==> flow/design.v (excerpt) <==
module top(input clk, rst_raw, up, left, right, down, 
           input [15:0]switches, output dp,a,b,c,d,e,f,g, output [3:0]anode,
           output load_done, output reg fsm_done);
For scale: roughly 1200 cells after synthesis, ~230 flip-flops, roughly 36 I/O pins, ~12000 sq um of cells after synthesis.
Settings: LEC_CHECK=0, CAP_MARGIN=20, CORE_MARGIN=2, CORE_UTILIZATION=70, CTS_CLUSTER_DIAMETER=374, CTS_CLUSTER_SIZE=13, SETUP_SLACK_MARGIN=-0.66, SLEW_MARGIN=20; clock period 6.44 ns.
run.sh (not shown) runs the stock make flow with config.mk's settings and CLKGATE_MAP_FILE=.
The baseline passed the timing, design-rule and antenna checks.
Then changed:
Settings changed: CORE_UTILIZATION 70 to 64, CTS_CLUSTER_DIAMETER 374 to default, CTS_CLUSTER_SIZE 13 to default, SETUP_SLACK_MARGIN -0.66 to default.
Clock period 6.44 ns to 4.45 ns, I/O delays scaled along.
=> The changed run completed without violations. Worst setup slack gets worse by 1.6 ns. Critical path depth does not change. Non-clock buffer count increases by 3. Wire length rises by 2.2%. Clock power rises by 86%. Design area rose by 2.2%. Global-route usage goes down by 1.7 points. Count of clock-buffer cells in the layout came out higher by 1. Combinational power grows by 45%.
Then changed:
Settings changed: CORE_UTILIZATION 64 to 70, CTS_CLUSTER_SIZE from default to 32, SETUP_SLACK_MARGIN from default to 1.5.
Clock period 4.45 ns to 6.16 ns, I/O delays scaled along.
Flip-flop count stays the same.
Design area barely changes.
Setup slack improved by 1.4 ns.
Total power fell by a quarter to a third.
Cell count fell slightly.
Routed wire length rose by a few percent.
Via count rose by a few percent.
Register-to-register slack improved by 1.7 ns.
Clock power fell by a quarter to a third.
Global-route usage rose by 2.6 points.
Then changed:
Settings changed: CAP_MARGIN 20 to 0, CORE_UTILIZATION 70 to 72, CTS_CLUSTER_SIZE 32 to 19, SETUP_SLACK_MARGIN 1.5 to default.
Clock period 6.16 ns to 2.36 ns, I/O delays scaled along.
=>
- Now the flow ran to the end with violations: negative setup slack
- setup slack got worse by 2.7 ns
- synthesized cell count does not change
- sequential share of layout area is lower by 3.2 points
- core utilization is higher by 9.4 points
- critical path depth is unchanged
- total power is higher to 2.9 times its value
- hold slack improved by 0.012 ns
- global-route usage is higher by 4.1 points
- sequential cell count does not change

* * *

top again, from the RTL that the note above started with.
==> flow/config.mk <==
export PLATFORM = sky130hd
export DESIGN_NAME = top
export DESIGN_NICKNAME = top
export VERILOG_FILES = /design/flow/design.v
export SDC_FILE = /design/flow/constraint.sdc
export NUM_CORES = 4
export LEC_CHECK = 0
export CAP_MARGIN = 20
export CORE_MARGIN = 2
export CORE_UTILIZATION = 70
export CTS_CLUSTER_SIZE = 13
export SETUP_SLACK_MARGIN = 1.92
export SLEW_MARGIN = 20
export TNS_END_PERCENT = 5
==> flow/constraint.sdc <==
create_clock -name core_clock -period 6.6 [get_ports {clk}]
set_input_delay 1.3200 -clock core_clock [delete_from_list [all_inputs] [get_ports {clk}]]
set_output_delay 1.3200 -clock core_clock [all_outputs]
set_load 0.01 [all_outputs]
==> next run, changes <==
- CORE_UTILIZATION: 70 -> 66
- CTS_CLUSTER_SIZE: 13 -> not set
- SETUP_SLACK_MARGIN: 1.92 -> 1.5
- TNS_END_PERCENT: 5 -> not set
The new run produced a clean layout.
Die size rises by a few percent.
Power is about the same.
Routed wire length falls slightly.
Clock-buffer cell count climbs by 2.
Core utilization fell by 3.7 points.
Synthesized cell count stays the same.
Register-to-register slack gets better by 0.07 ns.
==> next run, changes <==
- CORE_UTILIZATION: 66 -> 71
- CTS_CLUSTER_SIZE: not set -> 19
- SETUP_SLACK_MARGIN: 1.5 -> not set
- clock period: 6.6 -> 3.39 ns (I/O delays scaled with it)
What happened: Sequential power goes up by 94%; hold slack hardly moves; sequential share of layout area went down by 0.32 points; cell count came out higher by about 0.6%; sequential cell count is unchanged.
==> next run, changes <==
- CORE_UTILIZATION: 71 -> 36
- CTS_CLUSTER_SIZE: 19 -> not set
- clock period: 3.39 -> 4.25 ns (I/O delays scaled with it)
What happened:
- The new run ran to the end with no violations
- clock power came out lower by a few percent
- die area came out higher by well over a third
- count of clock-buffer cells in the layout came out higher by 3
- via count came out lower by a few percent
- sequential share of layout area came out lower by 0.91 points
- flip-flop count is unchanged
- register-to-register slack gets better by 0.55 ns
- area after synthesis is unchanged
- cell area came out higher by a few percent
- core utilization came out lower by 39 points

* * *

raven:
Starting RTL as in the previous note.
Design top, start of the top module:
module top(input clk, rst_raw, up, left, right, down, 
           input [15:0]switches, output dp,a,b,c,d,e,f,g, output [3:0]anode,
           output load_done, output reg fsm_done);
clock: 2.36 ns
lec_check: 0
cap_margin: 20
core_margin: 2
core_utilization: 58
cts_cluster_size: 61
hold_slack_margin: -0.0
min_routing_layer: met2
place_density_lb_addon: 0.03
slew_margin: 5
The flow did not stop early for raven: all stages ran, and the layout cleared the timing, design-rule and antenna checks.
The following lists how ember was set up differently from raven:
# raven
export LEC_CHECK = 0
export CAP_MARGIN = 20
export CORE_MARGIN = 2
export CORE_UTILIZATION = 58
export CTS_CLUSTER_SIZE = 61
export HOLD_SLACK_MARGIN = -0.0
export MIN_ROUTING_LAYER = met2
export PLACE_DENSITY_LB_ADDON = 0.03
export SLEW_MARGIN = 5
create_clock -name core_clock -period 2.36 [get_ports {clk}]
# ember
export LEC_CHECK = 0
export CAP_MARGIN = 20
export CORE_MARGIN = 2
export CORE_UTILIZATION = 66
export SLEW_MARGIN = 20
create_clock -name core_clock -period 4.33 [get_ports {clk}]
Findings:
The total half-perimeter wirelength after legalization and detailed placement of ember falls short of that of raven by 9.6%. ember has worst slack on hold paths below what raven had. Taking ember over raven, the routability congestion estimate ratio works out to 0.936. Non-filler instance count after layout down 179 in ember wrt raven. End-of-flow core utilization, raven and ember: larger value in ember. [compare] base=raven new=ember: total track usage now smaller; met2 wirelength from detailed routing decreased 23%. raven leaves less setup margin than ember. ember ends up with lower sequential power than raven does.
#### Input delta (willow over ember)
# ember
export LEC_CHECK = 0
export CAP_MARGIN = 20
export CORE_MARGIN = 2
export CORE_UTILIZATION = 66
export SLEW_MARGIN = 20
create_clock -name core_clock -period 4.33 [get_ports {clk}]
# willow
export LEC_CHECK = 0
export CAP_MARGIN = 20
export CORE_MARGIN = 2
export CORE_UTILIZATION = 70
export CTS_CLUSTER_SIZE = 13
export SETUP_SLACK_MARGIN = -0.66
export SLEW_MARGIN = 20
create_clock -name core_clock -period 6.6 [get_ports {clk}]
--- outcome ---
- Against ember as the reference, willow delivers a higher post-synthesis to final-layout area growth.
- Compared with ember, in willow via count of the first global-routing pass has increased; fraction of area in registers has decreased; number of fill cells in the layout has decreased; worst hold slack has decreased.
- Measured against each other, willow and ember differ in count of clock-net buffers in the final layout, the higher figure coming from ember.
- met1 track utilization from global routing ended up 2.3 points higher on willow than on ember.
- As far as number of flops mapped to enable cells by yosys is concerned, ember and willow perform about the same.
- willow and ember ended up with nearly the same later-pin clock latency in the skew report.
- Re worst endpoint required time: willow and ember aren't equal, and the higher value belongs to willow.
> inputs changed (willow -> onyx)
# willow
export LEC_CHECK = 0
export CAP_MARGIN = 20
export CORE_MARGIN = 2
export CORE_UTILIZATION = 70
export CTS_CLUSTER_SIZE = 13
export SETUP_SLACK_MARGIN = -0.66
export SLEW_MARGIN = 20
create_clock -name core_clock -period 6.6 [get_ports {clk}]
# onyx
export LEC_CHECK = 0
export CAP_MARGIN = 20
export CORE_MARGIN = 2
export CORE_UTILIZATION = 72
export CTS_CLUSTER_SIZE = 21
export SLEW_MARGIN = 20
create_clock -name core_clock -period 2.43 [get_ports {clk}]
[summary]
To summarise onyx: no stage aborted, but the layout did not pass its checks, failing on negative setup slack.
Total leakage power (onyx over willow): increase, about 10%
Looking at global routing met1 resource utilization, onyx sits 2.1 points above willow.
On clock power, onyx does worse than willow.
Going from willow to onyx, die size shrank by a few percent.
Looking only at final tally of setup violations, and setting everything else aside, the higher value of willow and onyx goes to onyx.
Changes observed in onyx relative to willow: chip area in the Yosys report neither gained nor lost much, buffers plus inverters on the worst setup path lost 1, switching share of power picked up an extra 0.26 points.
For quartz, these inputs were changed with respect to onyx:
# onyx
export LEC_CHECK = 0
export CAP_MARGIN = 20
export CORE_MARGIN = 2
export CORE_UTILIZATION = 72
export CTS_CLUSTER_SIZE = 21
export SLEW_MARGIN = 20
create_clock -name core_clock -period 2.43 [get_ports {clk}]
# quartz
export LEC_CHECK = 0
export ABC_AREA = 1
export CAP_MARGIN = 20
export CORE_MARGIN = 2
export CORE_UTILIZATION = 72
export CTS_CLUSTER_DIAMETER = 396
export CTS_CLUSTER_SIZE = 21
export HOLD_SLACK_MARGIN = 0.29
export PLACE_DENSITY_LB_ADDON = 0.16
export SETUP_SLACK_MARGIN = 0.37
export SLEW_MARGIN = 20
create_clock -name core_clock -period 2.43 [get_ports {clk}]
==> comparison <==
FAIL: onyx; every other run in quartz and onyx is clean. Nothing crashed in onyx and all stages finished; the problem is that the final layout failed, the offending checks being negative setup slack. Compared onyx against quartz; sequential cell area within noise. Of the two values seen for startpoint of the most critical setup path, rf.mem[3][1] was produced by quartz and rf.mem[2][1] by onyx. On number of DRC violations after detailed-routing iteration 0, the lower figure sits with onyx, not quartz. Between onyx and quartz, net count entering floorplan increased. Post-layout worst setup margin: quartz vs onyx up 180 ps.
[inputs] cedar vs quartz
# quartz
export LEC_CHECK = 0
export ABC_AREA = 1
export CAP_MARGIN = 20
export CORE_MARGIN = 2
export CORE_UTILIZATION = 72
export CTS_CLUSTER_DIAMETER = 396
export CTS_CLUSTER_SIZE = 21
export HOLD_SLACK_MARGIN = 0.29
export PLACE_DENSITY_LB_ADDON = 0.16
export SETUP_SLACK_MARGIN = 0.37
export SLEW_MARGIN = 20
create_clock -name core_clock -period 2.43 [get_ports {clk}]
# cedar
export LEC_CHECK = 0
export CAP_MARGIN = 20
export CORE_MARGIN = 2
export CORE_UTILIZATION = 72
export CTS_CLUSTER_SIZE = 14
export SETUP_SLACK_MARGIN = 1.5
export SLEW_MARGIN = 20
create_clock -name core_clock -period 6.16 [get_ports {clk}]
- cedar ran to completion and came out clean on the timing, design-rule and antenna checks.
- Clock input transition at the sequential cells of the worst setup and hold paths: cedar vs quartz down 30 ps
- Comparing quartz against cedar, there is no change at all in post-synth tally of flip-flops with integrated enable.
- Cmp cedar vs quartz: number of resized instances in the post-cts repair step lower in cedar
- Taking quartz as the reference point, the critical path buffer and inverter count of cedar rises by 1.
- cedar vs quartz, worst hold slack went up by 19 ps.
- In the metrics for quartz and cedar, the one carrying the higher sum of met2 wire segment lengths after detailed routing is quartz.
- quartz -> cedar: total of clock buffers placed in the layout increased by more than half
- cedar: worst setup slack after layout is 2550 ps higher than what quartz reported.
- quartz ended up with rf.mem[3][1] as its launch point of the critical path; cedar ended up with down.

* * *

Starting RTL as in the previous note.
clock: 1.94 ns
lec_check: 0
abc_area: 1
cap_margin: 20
core_margin: 2
core_utilization: 72
cts_cluster_diameter: 311
cts_cluster_size: 100
place_density_lb_addon: 0.0
setup_slack_margin: 0.41
slew_margin: 20
The first run did not get past clock tree synthesis (DPL-0038).
Edit:
Settings changed: ABC_AREA 1 to not set, CORE_UTILIZATION 72 to 40, CTS_CLUSTER_DIAMETER 311 to not set, CTS_CLUSTER_SIZE 100 to not set, PLACE_DENSITY_LB_ADDON 0.0 to not set, SETUP_SLACK_MARGIN 0.41 to not set.
Clock period 1.94 ns to 4.25 ns, I/O delays scaled along.
This time the run finished with timing, DRC and antenna clean.
Synthesized cell count decreases by roughly a tenth.
Die area increases by well over a third.
Area after synthesis increases by a few percent.
Edit:
Clock period 4.25 ns to 4.46 ns, I/O delays scaled along.
Result: Count of clock-buffer cells in the layout rises by 1; hold slack stays flat; cell area stays flat; worst setup slack gets better by 0.15 ns; synthesized area stays the same; die area does not change; combinational power went down by a few percent; global-route usage came out lower by 0.20 points; register-to-register slack improves by 0.22 ns; wire length shrinks slightly.

* * *

Starting RTL as in the previous note.
export LEC_CHECK = 0
export ABC_AREA = 1
export CAP_MARGIN = 25
export CELL_PAD_IN_SITES_DETAIL_PLACEMENT = 1
export CORE_ASPECT_RATIO = 1.42
export CORE_MARGIN = 5
export CORE_UTILIZATION = 51
export CTS_CLUSTER_DIAMETER = 221
export GPL_ROUTABILITY_DRIVEN = 0
export GPL_TIMING_DRIVEN = 0
export MAX_ROUTING_LAYER = met4
export MIN_ROUTING_LAYER = met2
export PLACE_DENSITY_LB_ADDON = 0.16
export SETUP_SLACK_MARGIN = 1.44
export SLEW_MARGIN = 30
create_clock -name core_clock -period 7.52 [get_ports {clk}]
The baseline ran to the end with no violations.
Edit:
- ABC_AREA: 1 -> default
- CAP_MARGIN: 25 -> 20
- CELL_PAD_IN_SITES_DETAIL_PLACEMENT: 1 -> default
- CORE_ASPECT_RATIO: 1.42 -> default
- CORE_MARGIN: 5 -> 2
- CORE_UTILIZATION: 51 -> 58
- CTS_CLUSTER_DIAMETER: 221 -> 224
- GPL_ROUTABILITY_DRIVEN: 0 -> 1
- GPL_TIMING_DRIVEN: 0 -> default
- MAX_ROUTING_LAYER: met4 -> default
- MIN_ROUTING_LAYER: met2 -> met1
- clock period: 7.52 -> 6.21 ns (I/O delays scaled with it)
Result: Clock-buffer cell count is lower by 1. Worst setup slack degrades by 1.4 ns. Total power is higher by 10%. Core utilization is higher by 7.6 points. Synthesized area is higher by 2.3%.
Edit:
- ABC_AREA: default -> 1
- CORE_UTILIZATION: 58 -> 72
- CTS_CLUSTER_SIZE: default -> 14
- GPL_ROUTABILITY_DRIVEN: 1 -> 0
- SETUP_SLACK_MARGIN: 1.44 -> 0.16
- SLEW_MARGIN: 30 -> 40
- clock period: 6.21 -> 2.39 ns (I/O delays scaled with it)
Power went up to 2.7 times its value.
Routed wire length goes up by 10%.
Global-route usage increases by 9.0 points.
Count of clock-buffer cells in the layout shrinks by 5.
Setup slack is worse by 2.5 ns.

* * *

== v2 ==
Starting RTL as in the previous note.
make LEC_CHECK=0 ABC_AREA=1 CAP_MARGIN=0 CORE_MARGIN=2 CORE_UTILIZATION=72 CTS_CLUSTER_DIAMETER=372 CTS_CLUSTER_SIZE=10 PLACE_DENSITY_LB_ADDON=0.01 SETUP_SLACK_MARGIN=0.33 SLEW_MARGIN=20 finish   # period 2.43 ns
#### Input delta (v13 over v2)
- ABC_AREA removed (was 1)
- CTS_CLUSTER_DIAMETER removed (was 372)
- PLACE_DENSITY_LB_ADDON removed (was 0.01)
- SETUP_SLACK_MARGIN removed (was 0.33)
- CTS_CLUSTER_SIZE changed from 10 to 19
- HOLD_SLACK_MARGIN newly set to 0.24
- the clock period (ns, I/O delays scaled along) changed from 2.43 to 2.36
--- outcome ---
Nothing crashed in v13 and all stages finished; the problem is that the final layout failed, the offending checks being setup timing. Fraction of standard cell area in multi-input logic (higher): v13. Cmp v13 and v2 / total power / higher: v13. v13 ended with more number of standard-cell rows in the floorplan than v2. Taking v2 as the reference point, the total of fill cells in the finished design of v13 falls by 8.1%. v13 has reg2reg setup slack below what v2 had. Final critical-path required period ends up lower on v2. Power density of the placed cells: v13 vs v2 up 0.46%. Relative to v2, the final cell area reported for v13 is higher.
Input-level comparison between v8 and v13:
- CTS_CLUSTER_DIAMETER now 25, previously not set
- HOLD_SLACK_MARGIN no longer set, was 0.24
- CAP_MARGIN now 40, was 0
- SETUP_SLACK_MARGIN now 0.36, previously not set
- PLACE_DENSITY_LB_ADDON now 0.16, previously not set
- CTS_CLUSTER_SIZE now 15, was 19
- ABC_AREA now 1, previously not set
Findings:
Stage in which a tool error killed v8: global routing (5_1_grt).
Per the comparison of v8 with v13, post-placement worst setup slack climbed 0.51 ns; die area fell 2.2%.
Relative to v13, the distinct cell type count after synthesis measured on v8 has decreased by more than a quarter.
Of v13 and v8, v13 shows the higher area of the synthesized netlist per yosys stat, with v8 below it.
--- input diff v8..v54 ---
- a change of CAP_MARGIN from 40 to 20
- a change of SLEW_MARGIN from 20 to 40
- a change of CTS_CLUSTER_DIAMETER from 25 to 224
- an added GPL_ROUTABILITY_DRIVEN of 0
- a change of CTS_CLUSTER_SIZE from 15 to 14
- an added MIN_ROUTING_LAYER of met1
- a change of SETUP_SLACK_MARGIN from 0.36 to 0.3
==> results <==
- v54 closes out successfully: all stages finished, all timing, DRC and antenna checks passed.
- Per the comparison of v54 with v8, half-perimeter wire length of the detailed placement result did not really move, summed standard-cell area reported by yosys flat, number of buffers inserted during clock tree synthesis shrank by 59%, pre-CTS setup slack down 0.014 ns.
- From v8 to v54, simple-gate portion of the synthesized area did not move at all.
- v54 -> v8: register bit count reported by yosys delta 0, exact match
- v54 vs. v8: number of setup buffers added after CTS went down by 6.
## Diff of input files: v45 against v54
- SETUP_SLACK_MARGIN: 0.3 -> unset
- ABC_AREA: 1 -> unset
- the clock period (ns, I/O delays scaled along): 2.36 -> 3.03
## What came out
Both conditions hold for v45: the flow ran to the end and the final layout passed the timing, design-rule and antenna checks.
v54 ran to completion and came out clean on the timing, design-rule and antenna checks.
~same clock latency on the worst-skew pair in v54 and v45
Going from v54 to v45, area figure in the yosys stat output shows an increase of 260 um2, worst path required time rose 0.47 ns, synthesized cell count shrank by 184, number of antenna violations at the first check in global routing held, minimum setup slack in the final design rose by 0.28 ns.
NOTE: internal power of the cells in v45 falls short of that of v54
Going from v54 to v45, mean instance size in the synthesized netlist grows by 18%.
Overall die area for v45 is higher than for v54.
The inputs of v38 differ from those of v45 as listed below.
- an added SETUP_SLACK_MARGIN of 0.62
- an added ABC_AREA of 1
- a change of GPL_ROUTABILITY_DRIVEN from 0 to 1
- an added MAX_ROUTING_LAYER of met4
- a change of the clock period (ns, I/O delays scaled along) from 3.03 to 2.39
--- outcome ---
| synthesized cell count | v38 vs v45 | 184 higher |
Diff v45 -> v38: area after detailed placement now larger; I/O pin count held steady.
Post-synth area from yosys stat was lower in v38 than in v45.
v38 never completed; the flow aborted with a tool error in global routing (5_1_grt).
Power and IR drop assume default switching activity.
